Setup of run 1:
## nn_image_top
module nn_image_top #(
 parameter int IMG_W = 8,
 parameter int IMG_H = 8
)(
 input logic clk,
 input logic rst,
 input logic in_valid,
 input logic signed [8:0] in_pixel,
 input logic signed [7:0] k00, k01, k02,
 input logic signed [7:0] k10, k11, k12,
 input logic signed [7:0] k20, k21, k22,
 input logic signed [7:0] bias,
 input logic signed [7:0] scale,
 input logic signed [7:0] offset,
 input logic signed [W_W-1:0] w0,
 input logic signed [W_W-1:0] w1,
 input logic signed [W_W-1:0] w2,
 output logic out_valid,
 output logic signed [RES_W-1:0] conv_result,
 output logic signed [RES_W-1:0] norm_result,
 output logic signed [ACC_FC_W-1:0] acc0,
 output logic signed [ACC_FC_W-1:0] acc1,
 output logic signed [ACC_FC_W-1:0] acc2,
 output logic [$clog2(IMG_W)-1:0] out_x,
 output logic [$clog2(IMG_H)-1:0] out_y
);
Size: ~10,000 cells after synthesis, roughly 430 flip-flops, roughly 76,000 um^2 of cells after synthesis.
==> flow/config.mk <==
export PLATFORM = sky130hd
export DESIGN_NAME = nn_image_top
export DESIGN_NICKNAME = nn_image_top
export VERILOG_FILES = /design/flow/design.v
export SDC_FILE = /design/flow/constraint.sdc
export NUM_CORES = 4
export LEC_CHECK = 0
export ABC_AREA = 1
export CAP_MARGIN = 30
export CELL_PAD_IN_SITES_DETAIL_PLACEMENT = 1
export CORE_ASPECT_RATIO = 1.04
export CORE_MARGIN = 7
export CORE_UTILIZATION = 42
export CTS_CLUSTER_DIAMETER = 378
export CTS_CLUSTER_SIZE = 57
export GPL_TIMING_DRIVEN = 0
export HOLD_SLACK_MARGIN = 0.07
export MAX_ROUTING_LAYER = met5
export PLACE_DENSITY = 0.94
export SETUP_SLACK_MARGIN = 0.79
export SLEW_MARGIN = 20
export TNS_END_PERCENT = 15
==> flow/constraint.sdc <==
create_clock -name core_clock -period 13.1 [get_ports {clk}]
set_input_delay 2.6200 -clock core_clock [delete_from_list [all_inputs] [get_ports {clk}]]
set_output_delay 2.6200 -clock core_clock [all_outputs]
set_load 0.01 [all_outputs]
run.sh (not shown) runs the stock make flow with config.mk's settings and CLKGATE_MAP_FILE=.
Run 1 never completed, since it errored out during 5_1_grt.
--- input diff run 1..run 2 ---
- CELL_PAD_IN_SITES_DETAIL_PLACEMENT removed (was 1)
- TNS_END_PERCENT removed (was 15)
- ABC_AREA removed (was 1)
- SETUP_SLACK_MARGIN removed (was 0.79)
- CTS_CLUSTER_DIAMETER removed (was 378)
- CTS_CLUSTER_SIZE removed (was 57)
- MAX_ROUTING_LAYER removed (was met5)
- CORE_UTILIZATION changed from 42 to 40
- PLACE_DENSITY removed (was 0.94)
- GPL_TIMING_DRIVEN removed (was 0)
- CORE_MARGIN changed from 7 to 2
- CORE_ASPECT_RATIO removed (was 1.04)
- CAP_MARGIN changed from 30 to 20
- HOLD_SLACK_MARGIN removed (was 0.07)
- the clock period (ns, I/O delays scaled along) changed from 13.1 to 11.5
[summary]
- Post-CTS setup-driven buffer insertion count for run 2: 1 down relative to run 1
- Run 2 against run 1: instance count of the mapped netlist went down by about 26%; yosys stat chip area went down by 7.9%.
- On HPWL after detailed placement, run 2 does better than run 1.
- Placeable core region came out lower on run 2 than on run 1.
- Run 2 was carried through to the last stage, and its layout satisfied the timing, design-rule and antenna checks.
- Run 1 got as far as 5_1_grt, where a tool error ended the run.
## Diff of input files: run 3 against run 2
- putting HOLD_SLACK_MARGIN at -0.08 where nothing was set
- putting PLACE_DENSITY at 0.64 where nothing was set
- putting TNS_END_PERCENT at 40 where nothing was set
- swapping 40 for 72 in CORE_UTILIZATION
- putting MAX_ROUTING_LAYER at met4 where nothing was set
- putting CTS_CLUSTER_SIZE at 42 where nothing was set
- swapping 11.5 for 9.06 in the clock period (ns, I/O delays scaled along)
--- outcome ---
In run 3 the implementation completed, yet the final layout does not meet the checks, the culprit being setup timing. Clock-cell share of area delta for run 3 relative to run 2: 0.44 points lower. Diff run 3..run 2 | hold slack | negligible. Comparing global-route wire length before repair for run 3 and run 2, the smaller number came from run 2. Utilization after layout: run 3 and run 2 compared, lower one is run 2. Share of the cycle needed by the critical path after routing, run 3 and run 2, lower one = run 2. Row buffers inserted during post-CTS setup optimization: run 3 higher / run 2 lower. Measured against run 2, the number of clock buffers in the layout of run 3 comes out at 0.881 times the reference value.
Setup changes, run 3 to run 4
- CTS_CLUSTER_DIAMETER newly set to 28
- CORE_UTILIZATION changed from 72 to 61
- SETUP_SLACK_MARGIN newly set to 2.55
- CAP_MARGIN changed from 20 to 0
- HOLD_SLACK_MARGIN removed (was -0.08)
- PLACE_DENSITY removed (was 0.64)
- TNS_END_PERCENT changed from 40 to 5
- CTS_CLUSTER_SIZE removed (was 42)
- the clock period (ns, I/O delays scaled along) changed from 9.06 to 8.71
==> results <==
As far as post-synthesis chip area from yosys goes, run 3 and run 4 are indistinguishable; the numbers are identical.
Run 4 against run 3: die area went up; core utilization went down; global-route usage went down; setup slack went up.
The final reports for run 4 and run 3 show area taken by multi-input logic gates higher in the former.
First-pass GRT wire length: run 3 vs run 4, no meaningful difference
Run 3 has higher transition time of the tightest slew-check pin than run 4.
Delta(final area, run 4 - run 3) > 0
Each of run 4 and run 3 falls short of a clean finish.
Complete run, failing final checks: run 4, reason setup timing.
The inputs of run 5 differ from those of run 4 as listed below.
- a change of SETUP_SLACK_MARGIN from 2.55 to 2.3
- an added CTS_CLUSTER_SIZE of 41
- an added PLACE_DENSITY_LB_ADDON of 0.0
- an added HOLD_SLACK_MARGIN of -0.08
- a change of TNS_END_PERCENT from 5 to 40
- a change of CORE_UTILIZATION from 61 to 72
- a deleted CTS_CLUSTER_DIAMETER that had been 28
- a change of CAP_MARGIN from 0 to 20
- a change of the clock period (ns, I/O delays scaled along) from 8.71 to 8.65
==> results <==
- STATUS run=run 5 STAGES=ALL_DONE FINAL_CHECKS=FAILED CAUSE=setup timing
- Relative slew slack down 4.5 points in run 5 wrt run 4
- Diff run 4..run 5 | layout multi-input combinational cell count | negligible
- Higher well-tap cell count among run 4 and run 5: run 4
- The chip area in run 4 is 1.18 times that in run 5.
- Summary of run 5 over run 4: global router's overall resource usage went up, final-layout worst hold slack went down.


Starting RTL as in the previous note.
Settings: LEC_CHECK=0, CAP_MARGIN=20, CORE_MARGIN=2, CORE_UTILIZATION=72, CTS_CLUSTER_SIZE=42, HOLD_SLACK_MARGIN=-0.08, MAX_ROUTING_LAYER=met4, PLACE_DENSITY=0.64, SLEW_MARGIN=20; clock period 8.59 ns.
The baseline ran to the end with violations: negative setup slack.
==> next run, changes <==
CORE_UTILIZATION = 66   (was 72)
CTS_CLUSTER_SIZE = unset   (was 42)
HOLD_SLACK_MARGIN = unset   (was -0.08)
MAX_ROUTING_LAYER = unset   (was met4)
PLACE_DENSITY = unset   (was 0.64)
clock period = 9.7 ns   (was 8.59 ns; I/O delays follow)
Effect: The new run produced a layout that fails on negative setup slack; sequential share of layout area went up by 0.49 points; routed wire length went down by 15%; utilization went down by 11 points; non-clock buffer count went down by 323; final area went down by 4.0%; setup slack gains 1.2 ns.
==> next run, changes <==
CORE_UTILIZATION = 34   (was 66)
clock period = 11.5 ns   (was 9.7 ns; I/O delays follow)
Outcome: This time the run completed with no timing, DRC or antenna violations. Worst setup slack improves by 0.34 ns. Wire length went up by 3.4%. Synthesized cell count does not change. Register-to-register slack improves by 1.5 ns. Final cell count went up by 9.7%. Die size went up by 93%.
==> next run, changes <==
CORE_UTILIZATION = 72   (was 34)
CTS_CLUSTER_SIZE = 41   (was unset)
HOLD_SLACK_MARGIN = -0.08   (was unset)
MAX_ROUTING_LAYER = met4   (was unset)
PLACE_DENSITY_LB_ADDON = 0.0   (was unset)
SETUP_SLACK_MARGIN = 2.28   (was unset)
TNS_END_PERCENT = 40   (was unset)
clock period = 8.65 ns   (was 11.5 ns; I/O delays follow)
Result:
- Now the flow finished but failed the layout checks on negative setup slack
- worst hold slack got worse by 0.0059 ns
- sequential share of layout area came out lower by 1.1 points
- routed wire length came out higher by 16%
- register-to-register slack got worse by 2.8 ns
- core utilization came out higher by 51 points
==> next run, changes <==
CORE_UTILIZATION = 66   (was 72)
CTS_CLUSTER_DIAMETER = 28   (was unset)
CTS_CLUSTER_SIZE = unset   (was 41)
HOLD_SLACK_MARGIN = unset   (was -0.08)
PLACE_DENSITY_LB_ADDON = unset   (was 0.0)
SETUP_SLACK_MARGIN = 2.55   (was 2.28)
TNS_END_PERCENT = 5   (was 40)
clock period = 10.5 ns   (was 8.65 ns; I/O delays follow)
Effect: The changed run finished with timing, DRC and antenna clean; global-route usage came out lower by 7.2 points; clock-buffer cell count came out higher by 49.
==> next run, changes <==
CORE_UTILIZATION = 72   (was 66)
CTS_CLUSTER_DIAMETER = unset   (was 28)
HOLD_SLACK_MARGIN = -0.08   (was unset)
SETUP_SLACK_MARGIN = unset   (was 2.55)
TNS_END_PERCENT = unset   (was 5)
clock period = 8.39 ns   (was 10.5 ns; I/O delays follow)
=> This time the run finished but fails on negative setup slack; final cell count rises by a few percent; clock skew falls by 0.023 ns; routed wire length grows by about a fifth; non-clock buffer count increases by 504; global-route usage rose by 7.8 points; sequential cell count stays the same.


The RTL this note starts from:
==> flow/design.v <==
`timescale 1ns/1ps
package nn_pkg;
 localparam int K_SIZE = 3;
 localparam int PROD_W = 17;
 localparam int ACC_CONV_W = PROD_W + $clog2(K_SIZE*K_SIZE);
 localparam int RES_W = ACC_CONV_W + 1;
 localparam int W_W = 8;
 localparam int ACC_FC_W = 40;
 localparam int SHIFT_NORM = 6;
endpackage
`timescale 1ns/1ps
module window_gen_3x3_flat #(
 parameter int IMG_W = 8,
 parameter int IMG_H = 8
)(
 input logic clk,
 input logic rst,
 input logic in_valid,
 input logic signed [8:0] in_pixel,
 output logic win_valid,
 output logic [80:0] win_flat,  
 output logic [$clog2(IMG_W)-1:0] out_x,
 output logic [$clog2(IMG_H)-1:0] out_y
);
 logic signed [8:0] line1 [0:IMG_W-1];
 logic signed [8:0] line2 [0:IMG_W-1];
 logic signed [8:0] s0[0:2], s1[0:2], s2[0:2];
 int unsigned x, y;
 integer k;
 task automatic put9(input int idx, input logic signed [8:0] val);
 begin
 win_flat[idx*9 +: 9] <= val;
 end
 endtask
 always_ff @(posedge clk) begin
 if (rst) begin
 x <= 0; y <= 0;
 win_valid <= 0;
 out_x <= '0; out_y <= '0;
 win_flat <= '0;
 for (k = 0; k < IMG_W; k = k + 1) begin
 line1[k] <= '0;
 line2[k] <= '0;
 end
 for (k = 0; k < 3; k = k + 1) begin
 s0[k] <= '0; s1[k] <= '0; s2[k] <= '0;
 end
 end else begin
 win_valid <= 0;
 if (in_valid) begin
 s0[0] <= s0[1]; s0[1] <= s0[2]; s0[2] <= line2[x];
 s1[0] <= s1[1]; s1[1] <= s1[2]; s1[2] <= line1[x];
 s2[0] <= s2[1]; s2[1] <= s2[2]; s2[2] <= in_pixel;
 line2[x] <= line1[x];
 line1[x] <= in_pixel;
 if (y >= 2 && x >= 2) begin
 put9(0, s0[1]); put9(1, s0[2]); put9(2, line2[x]);
 put9(3, s1[1]); put9(4, s1[2]); put9(5, line1[x]);
 put9(6, s2[1]); put9(7, s2[2]); put9(8, in_pixel);
 win_valid <= 1;
 out_x <= x - 2;
 out_y <= y - 2;
 end
 if (x == IMG_W-1) begin
 x <= 0;
 if (y != IMG_H-1) y <= y + 1;
 else y <= 0;
 end else begin
 x <= x + 1;
 end
 end
 end
 end
endmodule
`timescale 1ns/1ps
import nn_pkg::*;
module nn_block_flat #(
 parameter int SHIFT_NORM = nn_pkg::SHIFT_NORM
)(
 input logic clk,
 input logic rst,
 input logic [80:0] win_flat,
 input logic signed [7:0] k00, k01, k02,
 input logic signed [7:0] k10, k11, k12,
 input logic signed [7:0] k20, k21, k22,
 input logic signed [7:0] bias,
 input logic signed [7:0] scale,
 input logic signed [7:0] offset,
 input logic signed [W_W-1:0] w0,
 input logic signed [W_W-1:0] w1,
 input logic signed [W_W-1:0] w2,
 output logic signed [RES_W-1:0] conv_result,
 output logic signed [RES_W-1:0] norm_result,
 output logic signed [ACC_FC_W-1:0] acc0,
 output logic signed [ACC_FC_W-1:0] acc1,
 output logic signed [ACC_FC_W-1:0] acc2
);
 function automatic logic signed [8:0] pix(input int idx);
 begin
 pix = $signed(win_flat[idx*9 +: 9]);
 end
 endfunction
 integer signed sum_temp;
 integer signed sum_next;
 always_comb begin
 sum_temp =
 pix(0)*k00 + pix(1)*k01 + pix(2)*k02 +
 pix(3)*k10 + pix(4)*k11 + pix(5)*k12 +
 pix(6)*k20 + pix(7)*k21 + pix(8)*k22;
 sum_next = (sum_temp <<< 1) + $signed(bias);
 end
 logic signed [RES_W-1:0] conv_reg;
 always_ff @(posedge clk) begin
 if (rst) conv_reg <= '0;
 else conv_reg <= sum_next[RES_W-1:0];
 end
 always_ff @(posedge clk) begin
 if (rst) conv_result <= '0;
 else conv_result <= conv_reg;
 end
 localparam int PROD_W = RES_W + 8;
 logic signed [PROD_W-1:0] prod;
 integer signed prod_shifted;
 integer signed sum_off;
 integer signed norm_next;
 always_comb begin
 prod = $signed(conv_reg) * $signed(scale);
 if (SHIFT_NORM > 0) prod_shifted = $signed(prod) >>> SHIFT_NORM;
 else if (SHIFT_NORM < 0) prod_shifted = $signed(prod) <<< (-SHIFT_NORM);
 else prod_shifted = $signed(prod);
 sum_off = prod_shifted + $signed(offset);
 norm_next = (sum_off < 0) ? 0 : sum_off;
 end
 always_ff @(posedge clk) begin
 if (rst) norm_result <= '0;
 else norm_result <= norm_next[RES_W-1:0];
 end
 always_comb begin
 acc0 = $signed(norm_result) * $signed(w0);
 acc1 = $signed(norm_result) * $signed(w1);
 acc2 = $signed(norm_result) * $signed(w2);
 end
endmodule
`timescale 1ns/1ps
import nn_pkg::*;
module nn_image_top #(
 parameter int IMG_W = 8,
 parameter int IMG_H = 8
)(
 input logic clk,
 input logic rst,
 input logic in_valid,
 input logic signed [8:0] in_pixel,
 input logic signed [7:0] k00, k01, k02,
 input logic signed [7:0] k10, k11, k12,
 input logic signed [7:0] k20, k21, k22,
 input logic signed [7:0] bias,
 input logic signed [7:0] scale,
 input logic signed [7:0] offset,
 input logic signed [W_W-1:0] w0,
 input logic signed [W_W-1:0] w1,
 input logic signed [W_W-1:0] w2,
 output logic out_valid,
 output logic signed [RES_W-1:0] conv_result,
 output logic signed [RES_W-1:0] norm_result,
 output logic signed [ACC_FC_W-1:0] acc0,
 output logic signed [ACC_FC_W-1:0] acc1,
 output logic signed [ACC_FC_W-1:0] acc2,
 output logic [$clog2(IMG_W)-1:0] out_x,
 output logic [$clog2(IMG_H)-1:0] out_y
);
 logic win_valid;
 logic [80:0] win_flat;  
 logic [$clog2(IMG_W)-1:0] win_x;
 logic [$clog2(IMG_H)-1:0] win_y;
 window_gen_3x3_flat #(
 .IMG_W(IMG_W),
 .IMG_H(IMG_H)
 ) u_win (
 .clk (clk),
 .rst (rst),
 .in_valid (in_valid),
 .in_pixel (in_pixel),
 .win_valid(win_valid),
 .win_flat (win_flat),
 .out_x (win_x),
 .out_y (win_y)
 );
 nn_block_flat #(
 .SHIFT_NORM(SHIFT_NORM)
 ) u_core (
 .clk (clk),
 .rst (rst),
 .win_flat (win_flat),
 .k00(k00), .k01(k01), .k02(k02),
 .k10(k10), .k11(k11), .k12(k12),
 .k20(k20), .k21(k21), .k22(k22),
 .bias (bias),
 .scale (scale),
 .offset (offset),
 .w0(w0),
 .w1(w1),
 .w2(w2),
 .conv_result(conv_result),
 .norm_result(norm_result),
 .acc0(acc0),
 .acc1(acc1),
 .acc2(acc2)
 );
 logic [1:0] vpipe;
 logic [$clog2(IMG_W)-1:0] x_pipe0, x_pipe1;
 logic [$clog2(IMG_H)-1:0] y_pipe0, y_pipe1;
 always_ff @(posedge clk) begin
 if (rst) begin
 vpipe <= 2'b00;
 x_pipe0 <= '0; x_pipe1 <= '0;
 y_pipe0 <= '0; y_pipe1 <= '0;
 end else begin
 vpipe <= {vpipe[0], win_valid};
 if (win_valid) begin
 x_pipe0 <= win_x;
 y_pipe0 <= win_y;
 end
 x_pipe1 <= x_pipe0;
 y_pipe1 <= y_pipe0;
 end
 end
 assign out_valid = vpipe[1];
 assign out_x = x_pipe1;
 assign out_y = y_pipe1;
endmodule
Settings: LEC_CHECK=0, CAP_MARGIN=20, CORE_MARGIN=2, CORE_UTILIZATION=72, CTS_CLUSTER_SIZE=40, SETUP_SLACK_MARGIN=-0.57, SLEW_MARGIN=20; clock period 8.65 ns.
The baseline ran to the end with violations: setup timing.
==> next run, changes <==
CORE_UTILIZATION = 57   (was 72)
CTS_CLUSTER_SIZE = unset   (was 40)
SETUP_SLACK_MARGIN = 2.15   (was -0.57)
The new run ran to the end with violations: setup timing.
Non-clock buffer count grows by 216.
Global-route usage shrinks by 7.7 points.
First-iteration DRC count shrinks by 41%.
Setup slack improves by 0.022 ns.
Sequential share of layout area shrinks by 0.69 points.
Flip-flop count stays the same.
Critical path depth grows by 2.
Final area grows by 6.0%.
Synthesized cell count stays the same.
Maximum frequency barely changes.
==> next run, changes <==
CAP_MARGIN = 30   (was 20)
CORE_UTILIZATION = 72   (was 57)
MAX_ROUTING_LAYER = met4   (was unset)
SETUP_SLACK_MARGIN = unset   (was 2.15)
clock period = 8.99 ns   (was 8.65 ns; I/O delays follow)
The changed run ran to the end with violations: setup timing.
Design area goes down by 4.7%.
Hold slack gets better by 0.011 ns.
Synthesized area is unchanged.
Via count goes up by 5.8%.
Die area goes down by 21%.
Sequential share of layout area goes up by 0.57 points.
Register-to-register slack gets better by 0.14 ns.
==> next run, changes <==
CELL_PAD_IN_SITES_DETAIL_PLACEMENT = 0   (was unset)
CORE_ASPECT_RATIO = 0.98   (was unset)
CTS_CLUSTER_DIAMETER = 273   (was unset)
CTS_CLUSTER_SIZE = 35   (was unset)
HOLD_SLACK_MARGIN = 0.24   (was unset)
SETUP_SLACK_MARGIN = 0.95   (was unset)
clock period = 8.38 ns   (was 8.99 ns; I/O delays follow)
Result:
- Now the flow never finished: it broke off in global routing (5_1_grt) with ODB-0269
- synthesized cell count stays the same
- synthesized area is unchanged
- die size is about the same
==> next run, changes <==
CAP_MARGIN = 20   (was 30)
CELL_PAD_IN_SITES_DETAIL_PLACEMENT = unset   (was 0)
CORE_ASPECT_RATIO = unset   (was 0.98)
CORE_UTILIZATION = 40   (was 72)
CTS_CLUSTER_DIAMETER = unset   (was 273)
CTS_CLUSTER_SIZE = 40   (was 35)
GPL_TIMING_DRIVEN = 0   (was unset)
HOLD_SLACK_MARGIN = -0.07   (was 0.24)
MAX_ROUTING_LAYER = unset   (was met4)
SETUP_SLACK_MARGIN = unset   (was 0.95)
clock period = 12.0 ns   (was 8.38 ns; I/O delays follow)
Outcome: The new run went through all stages and came out clean. Synthesized cell count does not change. Synthesized area stays the same. Die size is higher by 79%.
